== v16 ==
// cpu_top
module cpu_top(
    input wire clk,
    input wire rst_n,
    input wire [31:0] rData,
    input wire [31:0] inst,
    output wire [31:0] pc,
    output wire [31:0] display,
    output wire [31:0] addr,
    output wire [31:0] wData,
    output wire wen,
    output wire [31:0] rdata_19
);
==> flow/config.mk <==
export PLATFORM = sky130hd
export DESIGN_NAME = cpu_top
export DESIGN_NICKNAME = cpu_top
export VERILOG_FILES = /design/flow/design.v
export SDC_FILE = /design/flow/constraint.sdc
export NUM_CORES = 4
export LEC_CHECK = 0
export ABC_AREA = 1
export CAP_MARGIN = 35
export CELL_PAD_IN_SITES_DETAIL_PLACEMENT = 0
export CORE_ASPECT_RATIO = 0.92
export CORE_MARGIN = 2
export CORE_UTILIZATION = 72
export CTS_CLUSTER_DIAMETER = 91
export MAX_ROUTING_LAYER = met5
export PLACE_DENSITY_LB_ADDON = 0.06
export SETUP_SLACK_MARGIN = 1.12
export SLEW_MARGIN = 20
==> flow/constraint.sdc <==
create_clock -name core_clock -period 7.89 [get_ports {clk}]
set_input_delay 1.5780 -clock core_clock [delete_from_list [all_inputs] [get_ports {clk}]]
set_output_delay 1.5780 -clock core_clock [all_outputs]
set_load 0.01 [all_outputs]
run.sh (not shown) runs the stock make flow with config.mk's settings and CLKGATE_MAP_FILE=.
Flow for v16 halted at global routing (5_1_grt), error code GRT-0116.
Changes in v29 relative to v16:
==> flow/config.mk <==
export PLATFORM = sky130hd
export DESIGN_NAME = cpu_top
export DESIGN_NICKNAME = cpu_top
export VERILOG_FILES = /design/flow/design.v
export SDC_FILE = /design/flow/constraint.sdc
export NUM_CORES = 4
export LEC_CHECK = 0
export CAP_MARGIN = 20
export CORE_MARGIN = 2
export CORE_UTILIZATION = 40
export PLACE_DENSITY = 0.38
export SLEW_MARGIN = 20
==> flow/constraint.sdc <==
create_clock -name core_clock -period 4.12 [get_ports {clk}]
set_input_delay 0.8240 -clock core_clock [delete_from_list [all_inputs] [get_ports {clk}]]
set_output_delay 0.8240 -clock core_clock [all_outputs]
set_load 0.01 [all_outputs]
Notes after the runs:
- Cell count in the Yosys report was lower in the run labelled v29.
- To summarise v29: no stage aborted, but the layout did not pass its checks, failing on setup timing.
- Number of buffers created by CTS (v29 vs. v16) increases by a little under 10%
- v29 against v16: synthesized cell count dropped 3254; cell resize tally after clock tree synthesis rose 618; yosys-reported design area after synthesis decreased 2.6%; setup slack after placement lower.
- In the reports for v29 and v16, the larger total instance count after detailed placement belongs to v16.
- Across both runs, net count after synthesis was lower for v29 than for v16.
- Looking only at number of setup buffers added after CTS, and setting everything else aside, the lower value of v29 and v16 goes to v16.
Inputs modified between v29 and v18:
diff --git a/flow/config.mk b/flow/config.mk
--- a/flow/config.mk
+++ b/flow/config.mk
@@ -7,2 +7,3 @@
 export LEC_CHECK = 0
+export ABC_AREA = 1
 export CAP_MARGIN = 20
@@ -10,3 +11,4 @@
 export CORE_UTILIZATION = 40
-export PLACE_DENSITY = 0.38
+export CTS_CLUSTER_DIAMETER = 27
+export MAX_ROUTING_LAYER = met4
 export SLEW_MARGIN = 20
==> flow/constraint.sdc <==
create_clock -name core_clock -period 8.5 [get_ports {clk}]
set_input_delay 1.7000 -clock core_clock [delete_from_list [all_inputs] [get_ports {clk}]]
set_output_delay 1.7000 -clock core_clock [all_outputs]
set_load 0.01 [all_outputs]
v18 finished every step from synthesis to the final layout, and the layout passed the timing, design-rule and antenna checks.
v18 has met3 track demand over resource below what v29 had.
Looking at top layer used by detailed routing, the met4 result is from v18; the met5 one comes from v29.
For synthesized cell count, dividing the value from v29 by the value from v18 gives 0.70.
Looking at worst setup path startpoint, the U_Reg_IF_ID.inst_ID[15] result is from v18; the U_Reg_ID_EX.Bsel_EX one comes from v29.
Against v29, via count in v18 rose by a few percent.
Worst-path cell with the longest stage delay: dfrtp_2 -> v29, nor4_1 -> v18
Wire: v18 routes less than v29
Delta (v18 minus v29): global-route wire length before repair fell by about 6%; global-route usage shrank by 4.4 points.
Compared v18 vs v29, and clock latency reported for the late side of the worst-skew pair is up in v18.
diff inputs: v18 => v56
diff --git a/flow/config.mk b/flow/config.mk
--- a/flow/config.mk
+++ b/flow/config.mk
@@ -7,8 +7,6 @@
 export LEC_CHECK = 0
-export ABC_AREA = 1
 export CAP_MARGIN = 20
 export CORE_MARGIN = 2
-export CORE_UTILIZATION = 40
-export CTS_CLUSTER_DIAMETER = 27
-export MAX_ROUTING_LAYER = met4
+export CORE_UTILIZATION = 71
+export PLACE_DENSITY = 0.38
 export SLEW_MARGIN = 20
==> flow/constraint.sdc <==
create_clock -name core_clock -period 7.41 [get_ports {clk}]
set_input_delay 1.4820 -clock core_clock [delete_from_list [all_inputs] [get_ports {clk}]]
set_output_delay 1.4820 -clock core_clock [all_outputs]
set_load 0.01 [all_outputs]
Notes after the runs:
For the chip area from the yosys synthesis statistics, v56 came in about 2.6% lower than v18 did. Note that the estimated wirelength of the detail-placed design recorded for v18 amounts to 1.4 times the value seen in v56. Of v56 and v18, v56 shows the higher mux cell area share after synthesis, with v18 below it. Summary of the comparison: simple-gate area share of the yosys netlist is lower in v56, relative to v18. v56 terminated abnormally: global routing (5_1_grt) reported GRT-0116. v56 ended up with a higher average cell area after synthesis than v18 did. Summary of v56 over v18: TritonCTS buffer count went down, area of the mapped netlist went down.
Edits applied to the flow inputs when going from v56 to v31:
diff --git a/flow/config.mk b/flow/config.mk
--- a/flow/config.mk
+++ b/flow/config.mk
@@ -7,6 +7,8 @@
 export LEC_CHECK = 0
+export ABC_AREA = 1
 export CAP_MARGIN = 20
 export CORE_MARGIN = 2
-export CORE_UTILIZATION = 71
+export CORE_UTILIZATION = 51
 export PLACE_DENSITY = 0.38
 export SLEW_MARGIN = 20
+export TNS_END_PERCENT = 10
==> flow/constraint.sdc <==
create_clock -name core_clock -period 4.61 [get_ports {clk}]
set_input_delay 0.9220 -clock core_clock [delete_from_list [all_inputs] [get_ports {clk}]]
set_output_delay 0.9220 -clock core_clock [all_outputs]
set_load 0.01 [all_outputs]
==> comparison <==
- Synthesized area, v56 and v31, higher one = v31.
- Per the comparison of v31 with v56, post-CTS setup repair buffer count went up, synthesized area per cell went down, pre-CTS worst setup slack went down, width of the die went up.
- Status v31: flow complete, layout not clean - setup timing
- Number of hold-repair buffers added at the cts stage, v56 and v31: larger value in v31
- Lower initial core utilization was reported by v31, not v56.

---

cpu_top again, from the RTL that the note above started with.
## cpu_top
module cpu_top(
    input wire clk,
    input wire rst_n,
    input wire [31:0] rData,
    input wire [31:0] inst,
    output wire [31:0] pc,
    output wire [31:0] display,
    output wire [31:0] addr,
    output wire [31:0] wData,
    output wire wen,
    output wire [31:0] rdata_19
);
==> flow/config.mk <==
export PLATFORM = sky130hd
export DESIGN_NAME = cpu_top
export DESIGN_NICKNAME = cpu_top
export VERILOG_FILES = /design/flow/design.v
export SDC_FILE = /design/flow/constraint.sdc
export NUM_CORES = 4
export LEC_CHECK = 0
export ABC_AREA = 1
export CAP_MARGIN = 40
export CELL_PAD_IN_SITES_DETAIL_PLACEMENT = 2
export CELL_PAD_IN_SITES_GLOBAL_PLACEMENT = 2
export CORE_MARGIN = 2
export CORE_UTILIZATION = 42
export CTS_CLUSTER_DIAMETER = 27
export GPL_ROUTABILITY_DRIVEN = 0
export GPL_TIMING_DRIVEN = 0
export HOLD_SLACK_MARGIN = -0.05
export MAX_ROUTING_LAYER = met5
export PLACE_DENSITY_LB_ADDON = 0.17
export SETUP_SLACK_MARGIN = -0.29
export SLEW_MARGIN = 0
export TNS_END_PERCENT = 35
==> flow/constraint.sdc <==
create_clock -name core_clock -period 6.51 [get_ports {clk}]
set_input_delay 1.3020 -clock core_clock [delete_from_list [all_inputs] [get_ports {clk}]]
set_output_delay 1.3020 -clock core_clock [all_outputs]
set_load 0.01 [all_outputs]
The starting point ended with an error in 4_1_cts.
Edit:
- CAP_MARGIN: 40 -> 20
- CELL_PAD_IN_SITES_DETAIL_PLACEMENT: 2 -> unset
- CELL_PAD_IN_SITES_GLOBAL_PLACEMENT: 2 -> unset
- CORE_UTILIZATION: 42 -> 52
- CTS_CLUSTER_DIAMETER: 27 -> unset
- GPL_ROUTABILITY_DRIVEN: 0 -> unset
- GPL_TIMING_DRIVEN: 0 -> unset
- HOLD_SLACK_MARGIN: -0.05 -> unset
- MAX_ROUTING_LAYER: met5 -> unset
- PLACE_DENSITY_LB_ADDON: 0.17 -> unset
- SETUP_SLACK_MARGIN: -0.29 -> -0.55
- SLEW_MARGIN: 0 -> 20
- TNS_END_PERCENT: 35 -> unset
- clock period: 6.51 -> 5.8 ns (I/O delays scaled with it)
Result: The changed run finished with negative setup slack left. Synthesized area stays the same. Die area decreases by about a fifth. Synthesized cell count stays the same.
Edit:
- ABC_AREA: 1 -> unset
- CORE_UTILIZATION: 52 -> 61
- MAX_ROUTING_LAYER: unset -> met4
- SETUP_SLACK_MARGIN: -0.55 -> 1.58
- clock period: 5.8 -> 6.28 ns (I/O delays scaled with it)
Effect:
- The changed run stopped in 5_1_grt (GRT-0116)
- synthesized area came out lower by 2.6%
- synthesized cell count came out lower by 30%
- die size came out lower by 17%
Edit:
- CORE_UTILIZATION: 61 -> 10
- MAX_ROUTING_LAYER: met4 -> unset
- PLACE_DENSITY: unset -> 0.38
- SETUP_SLACK_MARGIN: 1.58 -> unset
- clock period: 6.28 -> 8.51 ns (I/O delays scaled with it)
Outcome:
- Now the flow ran to the end with no violations
- synthesized cell count does not change
- area after synthesis is unchanged
- die size rises to 6.0 times its value

---

## job 8486
Starting RTL as in the previous note.
Settings: LEC_CHECK=0, CAP_MARGIN=20, CORE_MARGIN=2, CORE_UTILIZATION=58, CTS_CLUSTER_DIAMETER=377, SETUP_SLACK_MARGIN=1.28, SLEW_MARGIN=20; clock period 5.08 ns.
Job 8486 terminated abnormally: global routing reported GRT-0116.
### job 8486 -> job 1183
Settings: swapping 58 for 40 in CORE_UTILIZATION; clearing SETUP_SLACK_MARGIN, which used to be 1.28; putting PLACE_DENSITY at 0.38 where nothing was set; clearing CTS_CLUSTER_DIAMETER, which used to be 377; swapping 5.08 for 5.83 in the clock period (ns, I/O delays scaled along).
==> results <==
The layout from job 1183, despite a flow that completed every stage, fails the layout checks, with the failing checks listed as setup timing. Comparing job 8486 against job 1183, there is no change at all in number of sinks driven by the clock tree. Going from job 8486 to job 1183, total cell area reported by yosys after synthesis did not really move, sequential cell area fraction in the yosys report neither gained nor lost much.
diff inputs: job 1183 => job 2116
Settings: ABC_AREA now 1, previously not set; SETUP_SLACK_MARGIN now 1.12, previously not set; the clock period (ns, I/O delays scaled along) now 4.14, was 5.83.
--- outcome ---
| job 2116 | all stages done | FAIL | setup timing |. Job 2116 ended up with simple AND/OR/NAND/NOR gates as its dominant combinational cell family by area after synthesis; job 1183 ended up with AND-OR/OR-AND gates. Of job 1183 and job 2116, the run reporting the higher wire length of the first global-routing pass was job 2116. Looking at fraction of standard cell area in multi-input logic, job 2116 sits below job 1183. Min final core area utilization across job 1183 and job 2116: job 1183. Between job 2116 and job 1183, the post-detailed-routing wire length does not differ in any meaningful way.
--- input diff job 2116..job 4148 ---
Settings: SETUP_SLACK_MARGIN: 1.12 -> unset; ABC_AREA: 1 -> unset; CORE_UTILIZATION: 40 -> 30; the clock period (ns, I/O delays scaled along): 4.14 -> 8.5.
Notes after the runs:
Job 4148: full flow OK, the timing, design-rule and antenna checks passed. Total inserted antenna cells in job 4148 vs job 2116: up 7. Diff job 2116 and job 4148: part of the cycle the worst path needs lower in job 4148. Job 4148 — net switching component of the power about 53% lower, job 2116 as reference. For job 4148, the capturing instance or port of the critical path was U_Reg_ID_EX.npc_op_EX, unlike job 2116, where it was U_Reg_ID_EX.rD1_EX[31].
The following lists how job 4057 was set up differently from job 4148:
Settings: a change of CAP_MARGIN from 20 to 40; an added MAX_ROUTING_LAYER of met5; an added SETUP_SLACK_MARGIN of 2.45; an added CTS_CLUSTER_DIAMETER of 27; an added HOLD_SLACK_MARGIN of -0.05; an added CELL_PAD_IN_SITES_DETAIL_PLACEMENT of 2; a change of CORE_UTILIZATION from 30 to 40; an added ABC_AREA of 0; a change of SLEW_MARGIN from 20 to 0; an added GPL_ROUTABILITY_DRIVEN of 0; an added CELL_PAD_IN_SITES_GLOBAL_PLACEMENT of 2; a deleted PLACE_DENSITY that had been 0.38; an added GPL_TIMING_DRIVEN of 0.
Findings:
Job 4057: aborted in global routing (tool error). Job 4057 against job 4148; total core area is down by more than 10%. Chip height was higher in the run labelled job 4148. Compared with job 4148, job 4057 shows a cell area reported after detailed placement that is 2.1% higher. H-tree depth reported by CTS up 1 in job 4057 wrt job 4148. Detailed placement HPWL delta for job 4057 relative to job 4148: 60000 um higher. Total clock buffers created by CTS, job 4148 and job 4057, lower one = job 4148. Core utilization before placement in job 4057 is 10 points above job 4148. Post-cts hold buffer count delta (job 4057 -> job 4148): insignificant. Job 4057 vs. job 4148: total instance count after detailed placement fell 219, fraction of synthesized cell area in xor and xnor cells about even.
Power and IR drop assume default switching activity.
